==> build 21: inputs <==
## mat_mul
module mat_mul #
	(
        parameter integer DIM_LOG = 2,     
        parameter integer DIM = 2**DIM_LOG,
        parameter integer SIZE = DIM*DIM,
        parameter integer SIZE_LOG = 2*DIM_LOG,
        parameter integer DATA_WIDTH = 32
    )
    (
		input wire  s00_axi_aclk,
		input wire  s00_axi_aresetn,
		output wire  s00_axis_tready,
		input wire [DATA_WIDTH-1 : 0] s00_axis_tdata,
		input wire  s00_axis_tlast,
        input wire  s00_axis_tvalid,
		output wire  m00_axis_tvalid,
        output wire [DATA_WIDTH-1 : 0] m00_axis_tdata,
        output wire [(DATA_WIDTH/8)-1 : 0] m00_axis_tstrb,
        output wire  m00_axis_tlast,
        input wire  m00_axis_tready,
        input wire sel,
        input wire start
    );
	reg busy;               
	reg item_done;          
	reg matrix_done;        
	reg start_transfer;     
	reg transfer;           
	reg last_transfer;      
	reg mac_enable;         
    reg [DATA_WIDTH-1 : 0] mem_A [0 : SIZE-1];  
    reg [DATA_WIDTH-1 : 0] mem_B [0 : SIZE-1];  
    reg [DATA_WIDTH-1 : 0] mem_R [0 : SIZE-1];  
    reg [DATA_WIDTH-1 : 0] mat_A;    
    reg [DATA_WIDTH-1 : 0] mat_B;    
    reg [DATA_WIDTH-1 : 0] mat_R;    
    reg [SIZE_LOG-1 : 0] addr_stream_in;     
    reg [SIZE_LOG-1 : 0] addr_stream_out;    
    wire [SIZE_LOG-1 : 0] addr_A;    
    wire [SIZE_LOG-1 : 0] addr_B;    
    reg [SIZE_LOG-1 : 0] addr_R;     
    reg [DIM_LOG-1 : 0] row_cnt;     
    reg [DIM_LOG-1 : 0] col_cnt;     
    reg [DIM_LOG-1 : 0] tmp_cnt;     
    wire [DATA_WIDTH-1 : 0] mad;     
    reg [DATA_WIDTH-1 : 0] mac;      
    assign s00_axis_tready = !busy && !transfer && !start_transfer;  
    always @ (posedge s00_axi_aclk) begin
        if (!s00_axi_aresetn || s00_axis_tlast)
            addr_stream_in <= 0;
        else if (s00_axis_tready && s00_axis_tvalid)  
            addr_stream_in <= addr_stream_in + 1 ;  
    end
    always @ (posedge s00_axi_aclk) begin 
        if (!busy && !transfer && !start_transfer && s00_axis_tready && s00_axis_tvalid && !sel)  
            mem_A [addr_stream_in] <= s00_axis_tdata;
  ...
==> flow/config.mk <==
export PLATFORM = sky130hd
export DESIGN_NAME = mat_mul
export DESIGN_NICKNAME = mat_mul
export VERILOG_FILES = /design/flow/design.v
export SDC_FILE = /design/flow/constraint.sdc
export NUM_CORES = 4
export LEC_CHECK = 0
export CAP_MARGIN = 20
export CORE_MARGIN = 2
export CORE_UTILIZATION = 65
export PLACE_DENSITY = 0.6
export SLEW_MARGIN = 20
==> flow/constraint.sdc <==
create_clock -name core_clock -period 7.48 [get_ports {s00_axi_aclk}]
set_input_delay 1.4960 -clock core_clock [delete_from_list [all_inputs] [get_ports {s00_axi_aclk}]]
set_output_delay 1.4960 -clock core_clock [all_outputs]
set_load 0.01 [all_outputs]
run.sh (not shown) runs the stock make flow with config.mk's settings and CLKGATE_MAP_FILE=.
==> inputs of build 20, as changes to build 21 <==
--- a/flow/config.mk
+++ b/flow/config.mk
@@ -8,5 +8,9 @@
 export CAP_MARGIN = 20
 export CORE_MARGIN = 2
-export CORE_UTILIZATION = 65
-export PLACE_DENSITY = 0.6
+export CORE_UTILIZATION = 71
+export CTS_CLUSTER_DIAMETER = 381
+export CTS_CLUSTER_SIZE = 25
+export PLACE_DENSITY = 0.95
+export SETUP_SLACK_MARGIN = 1.23
 export SLEW_MARGIN = 20
+export TNS_END_PERCENT = 5
==> flow/constraint.sdc (replaced) <==
create_clock -name core_clock -period 9.0 [get_ports {s00_axi_aclk}]
set_input_delay 1.8000 -clock core_clock [delete_from_list [all_inputs] [get_ports {s00_axi_aclk}]]
set_output_delay 1.8000 -clock core_clock [all_outputs]
set_load 0.01 [all_outputs]
==> results.json <==
{
  "outcome": "aborted with a tool error",
  "ctsHtreeMaxLevel": 3,
  "place_congestion": 0.9271,
  "die_area_mm2": 0.1149,
  "lastStage": "global routing",
  "dp.cells": 5873,
  "core-area_mm2": 0.1110,
  "fp-utilization": 0.7177,
  "die_x_um": 338.9
}
-- figures above: build 20

==> results.json <==
{
  "die_x_um": 354.1,
  "dp.cells": 6070,
  "fp-utilization": 0.6544,
  "outcome": "timing/DRC/antenna clean",
  "ctsHtreeMaxLevel": 4
}
-- figures above: build 21


* * *

==> trial 26: inputs <==
==> flow/design.v <==
`timescale 1ns / 1ps
module mat_mul #
	(
        parameter integer DIM_LOG = 2,     
        parameter integer DIM = 2**DIM_LOG,
        parameter integer SIZE = DIM*DIM,
        parameter integer SIZE_LOG = 2*DIM_LOG,
        parameter integer DATA_WIDTH = 32
    )
    (
		input wire  s00_axi_aclk,
		input wire  s00_axi_aresetn,
		output wire  s00_axis_tready,
		input wire [DATA_WIDTH-1 : 0] s00_axis_tdata,
		input wire  s00_axis_tlast,
        input wire  s00_axis_tvalid,
		output wire  m00_axis_tvalid,
        output wire [DATA_WIDTH-1 : 0] m00_axis_tdata,
        output wire [(DATA_WIDTH/8)-1 : 0] m00_axis_tstrb,
        output wire  m00_axis_tlast,
        input wire  m00_axis_tready,
        input wire sel,
        input wire start
    );
	reg busy;               
	reg item_done;          
	reg matrix_done;        
	reg start_transfer;     
	reg transfer;           
	reg last_transfer;      
	reg mac_enable;         
    reg [DATA_WIDTH-1 : 0] mem_A [0 : SIZE-1];  
    reg [DATA_WIDTH-1 : 0] mem_B [0 : SIZE-1];  
    reg [DATA_WIDTH-1 : 0] mem_R [0 : SIZE-1];  
    reg [DATA_WIDTH-1 : 0] mat_A;    
    reg [DATA_WIDTH-1 : 0] mat_B;    
    reg [DATA_WIDTH-1 : 0] mat_R;    
    reg [SIZE_LOG-1 : 0] addr_stream_in;     
    reg [SIZE_LOG-1 : 0] addr_stream_out;    
    wire [SIZE_LOG-1 : 0] addr_A;    
    wire [SIZE_LOG-1 : 0] addr_B;    
    reg [SIZE_LOG-1 : 0] addr_R;     
    reg [DIM_LOG-1 : 0] row_cnt;     
    reg [DIM_LOG-1 : 0] col_cnt;     
    reg [DIM_LOG-1 : 0] tmp_cnt;     
    wire [DATA_WIDTH-1 : 0] mad;     
    reg [DATA_WIDTH-1 : 0] mac;      
    assign s00_axis_tready = !busy && !transfer && !start_transfer;  
    always @ (posedge s00_axi_aclk) begin
        if (!s00_axi_aresetn || s00_axis_tlast)
            addr_stream_in <= 0;
        else if (s00_axis_tready && s00_axis_tvalid)  
            addr_stream_in <= addr_stream_in + 1 ;  
    end
    always @ (posedge s00_axi_aclk) begin 
        if (!busy && !transfer && !start_transfer && s00_axis_tready && s00_axis_tvalid && !sel)  
            mem_A [addr_stream_in] <= s00_axis_tdata;
        if (busy)  
            mat_A <= mem_A [addr_A];
    end
    always @ (posedge s00_axi_aclk) begin
        if (!busy && !transfer && !start_transfer && s00_axis_tready && s00_axis_tvalid && sel)  
            mem_B [addr_stream_in] <= s00_axis_tdata;
        if (busy)  
            mat_B <= mem_B [addr_B];
    end
    assign m00_axis_tstrb = 4'hf;    
    assign m00_axis_tdata = mat_R;        
    assign m00_axis_tlast = last_transfer;        
    assign m00_axis_tvalid = transfer;       
    wire load_R = start_transfer || (transfer && m00_axis_tready && !last_transfer);
    always @ (posedge s00_axi_aclk) begin
        if (!s00_axi_aresetn || busy )  
            addr_stream_out <= 0;
        else if (load_R)  
            addr_stream_out <= addr_stream_out + 1 ;  
    end
    always @ (posedge s00_axi_aclk) begin
        if (!s00_axi_aresetn)
            start_transfer <= 0;
        else
            start_transfer <= matrix_done ;  
    end
    always @ (posedge s00_axi_aclk) begin
        if (!s00_axi_aresetn || (last_transfer && m00_axis_tready) )  
            transfer <= 0;
        else if (start_transfer)  
            transfer <= 1;
    end
    always @ (posedge s00_axi_aclk) begin
        if (!s00_axi_aresetn)
            last_transfer <= 0;
        else if (load_R)
            last_transfer <= (addr_stream_out == SIZE - 1) ;
        else if (transfer && m00_axis_tready)
            last_transfer <= 0;  
    end
    always @ (posedge s00_axi_aclk) begin
        if (item_done)  
            mem_R [addr_R] <= mad;  
        if (load_R)  
            mat_R <= mem_R [addr_stream_out];
    end
    always @ (posedge s00_axi_aclk) begin
        if (!s00_axi_aresetn || matrix_done )  
            busy <= 0;
        else if (start)  
            busy <= 1'b1;
    end
    always @ (posedge s00_axi_aclk) begin
        if (!s00_axi_aresetn)
            item_done <= 0;
        else
            item_done <= (tmp_cnt == DIM - 1) ;  
    end
    always @ (posedge s00_axi_aclk) begin
        if (!s00_axi_aresetn)
            matrix_done <= 0;
        else
            matrix_done <= (col_cnt == DIM-1) && (row_cnt == DIM-1) && (tmp_cnt == DIM-1) ;  
    end
    always @ (posedge s00_axi_aclk) begin
        if (!s00_axi_aresetn || (tmp_cnt == DIM ) || start )  
            tmp_cnt <= 0;
        else if (busy)  
            tmp_cnt <= tmp_cnt + 1;
    end
    always @ (posedge s00_axi_aclk) begin
        if (!s00_axi_aresetn || col_cnt==DIM && tmp_cnt==DIM || start )  
            col_cnt <= 0;
        else if (tmp_cnt==DIM -1 && col_cnt<DIM)  
            col_cnt <= col_cnt + 1;
    end
    always @ (posedge s00_axi_aclk) begin
        if (!s00_axi_aresetn || row_cnt==DIM && col_cnt==DIM && tmp_cnt==DIM || start )  
            row_cnt <= 0;
        else if (tmp_cnt==DIM -1 && col_cnt==DIM-1 && row_cnt<DIM)  
            row_cnt <= row_cnt + 1;
    end
    assign addr_A = row_cnt * DIM + tmp_cnt ;  
    assign addr_B = tmp_cnt * DIM + col_cnt ;  
    always @ (posedge s00_axi_aclk) begin
        if (!s00_axi_aresetn || start)
            addr_R <= 0;
        else if (item_done)  
            addr_R <= addr_R + 1;  
    end
    assign mad = mat_A * mat_B + mac;
    always @ (posedge s00_axi_aclk) begin
       if (!s00_axi_aresetn || item_done || start )  
           mac <= 0;
       else if (mac_enable)
           mac <= mad ;  
    end
    always @ (posedge s00_axi_aclk) begin
       if (!s00_axi_aresetn)
           mac_enable <= 0;
       else
           mac_enable <= busy ;  
    end
endmodule
==> flow/run.sh <==
#!/bin/bash
# the make line also repeats each setting of config.mk as NAME=value (left out here)
make -C /OpenROAD-flow-scripts/flow DESIGN_CONFIG=/design/flow/config.mk WORK_HOME=/design/flow/orfs CLKGATE_MAP_FILE= finish
==> flow/config.mk <==
export PLATFORM = sky130hd
export DESIGN_NAME = mat_mul
export DESIGN_NICKNAME = mat_mul
export VERILOG_FILES = /design/flow/design.v
export SDC_FILE = /design/flow/constraint.sdc
export NUM_CORES = 4
export LEC_CHECK = 0
export CAP_MARGIN = 20
export CELL_PAD_IN_SITES_DETAIL_PLACEMENT = 2
export CELL_PAD_IN_SITES_GLOBAL_PLACEMENT = 3
export CORE_ASPECT_RATIO = 1.44
export CORE_MARGIN = 2
export CORE_UTILIZATION = 62
export CTS_CLUSTER_SIZE = 98
export GPL_ROUTABILITY_DRIVEN = 1
export GPL_TIMING_DRIVEN = 1
export MAX_ROUTING_LAYER = met4
export MIN_ROUTING_LAYER = met1
export PLACE_DENSITY = 0.6
export SETUP_SLACK_MARGIN = 2.42
export SLEW_MARGIN = 25
export TNS_END_PERCENT = 15
==> flow/constraint.sdc <==
create_clock -name core_clock -period 10.0 [get_ports {s00_axi_aclk}]
set_input_delay 2.0000 -clock core_clock [delete_from_list [all_inputs] [get_ports {s00_axi_aclk}]]
set_output_delay 2.0000 -clock core_clock [all_outputs]
set_load 0.01 [all_outputs]
==> build 52: changes against trial 26 <==
ABC_AREA = 1   (was default)
CELL_PAD_IN_SITES_DETAIL_PLACEMENT = default   (was 2)
CELL_PAD_IN_SITES_GLOBAL_PLACEMENT = default   (was 3)
CORE_ASPECT_RATIO = default   (was 1.44)
CORE_UTILIZATION = 72   (was 62)
CTS_CLUSTER_SIZE = 56   (was 98)
GPL_TIMING_DRIVEN = default   (was 1)
HOLD_SLACK_MARGIN = 0.05   (was default)
MAX_ROUTING_LAYER = default   (was met4)
MIN_ROUTING_LAYER = default   (was met1)
PLACE_DENSITY = default   (was 0.6)
PLACE_DENSITY_LB_ADDON = 0.03   (was default)
SETUP_SLACK_MARGIN = 1.27   (was 2.42)
SLEW_MARGIN = 20   (was 25)
TNS_END_PERCENT = default   (was 15)
==> flow/constraint.sdc (replaced) <==
create_clock -name core_clock -period 4.88 [get_ports {s00_axi_aclk}]
set_input_delay 0.9760 -clock core_clock [delete_from_list [all_inputs] [get_ports {s00_axi_aclk}]]
set_output_delay 0.9760 -clock core_clock [all_outputs]
set_load 0.01 [all_outputs]
==> trial 59: changes against trial 26 <==
ABC_AREA = 0   (was default)
CELL_PAD_IN_SITES_DETAIL_PLACEMENT = default   (was 2)
CELL_PAD_IN_SITES_GLOBAL_PLACEMENT = default   (was 3)
CORE_ASPECT_RATIO = default   (was 1.44)
CORE_UTILIZATION = 70   (was 62)
CTS_CLUSTER_SIZE = 21   (was 98)
GPL_TIMING_DRIVEN = default   (was 1)
HOLD_SLACK_MARGIN = 0.05   (was default)
MAX_ROUTING_LAYER = default   (was met4)
MIN_ROUTING_LAYER = default   (was met1)
PLACE_DENSITY = default   (was 0.6)
PLACE_DENSITY_LB_ADDON = 0.03   (was default)
SETUP_SLACK_MARGIN = 0.07   (was 2.42)
SLEW_MARGIN = 20   (was 25)
TNS_END_PERCENT = default   (was 15)
==> flow/constraint.sdc (replaced) <==
create_clock -name core_clock -period 6.58 [get_ports {s00_axi_aclk}]
set_input_delay 1.3160 -clock core_clock [delete_from_list [all_inputs] [get_ports {s00_axi_aclk}]]
set_output_delay 1.3160 -clock core_clock [all_outputs]
set_load 0.01 [all_outputs]
==> summary of the runs <==
Between trial 59 and build 52, the lower sequential share of layout area is in build 52 (gap 2.7 points).
Against trial 59, the cell area of build 52 is larger by 5.2%.
In sequential cell count, build 52 and trial 59 do not differ.
Between trial 59 and build 52, the lower area after synthesis is in trial 59 (gap 4.8%, measured against build 52).
Trial 26 died in detailed placement (3_5_place_dp) (DPL-0033). Build 52 completed and failed the layout checks on negative setup slack. Trial 59 finished but fails on negative setup slack.
In trial 59 the via count is smaller than in build 52, by 18%.
In build 52 the die size is larger than in trial 59, by about 2.1%.
Between build 52 and trial 59, the lower routed wire length is in build 52 (gap 7.2%, measured against trial 59).
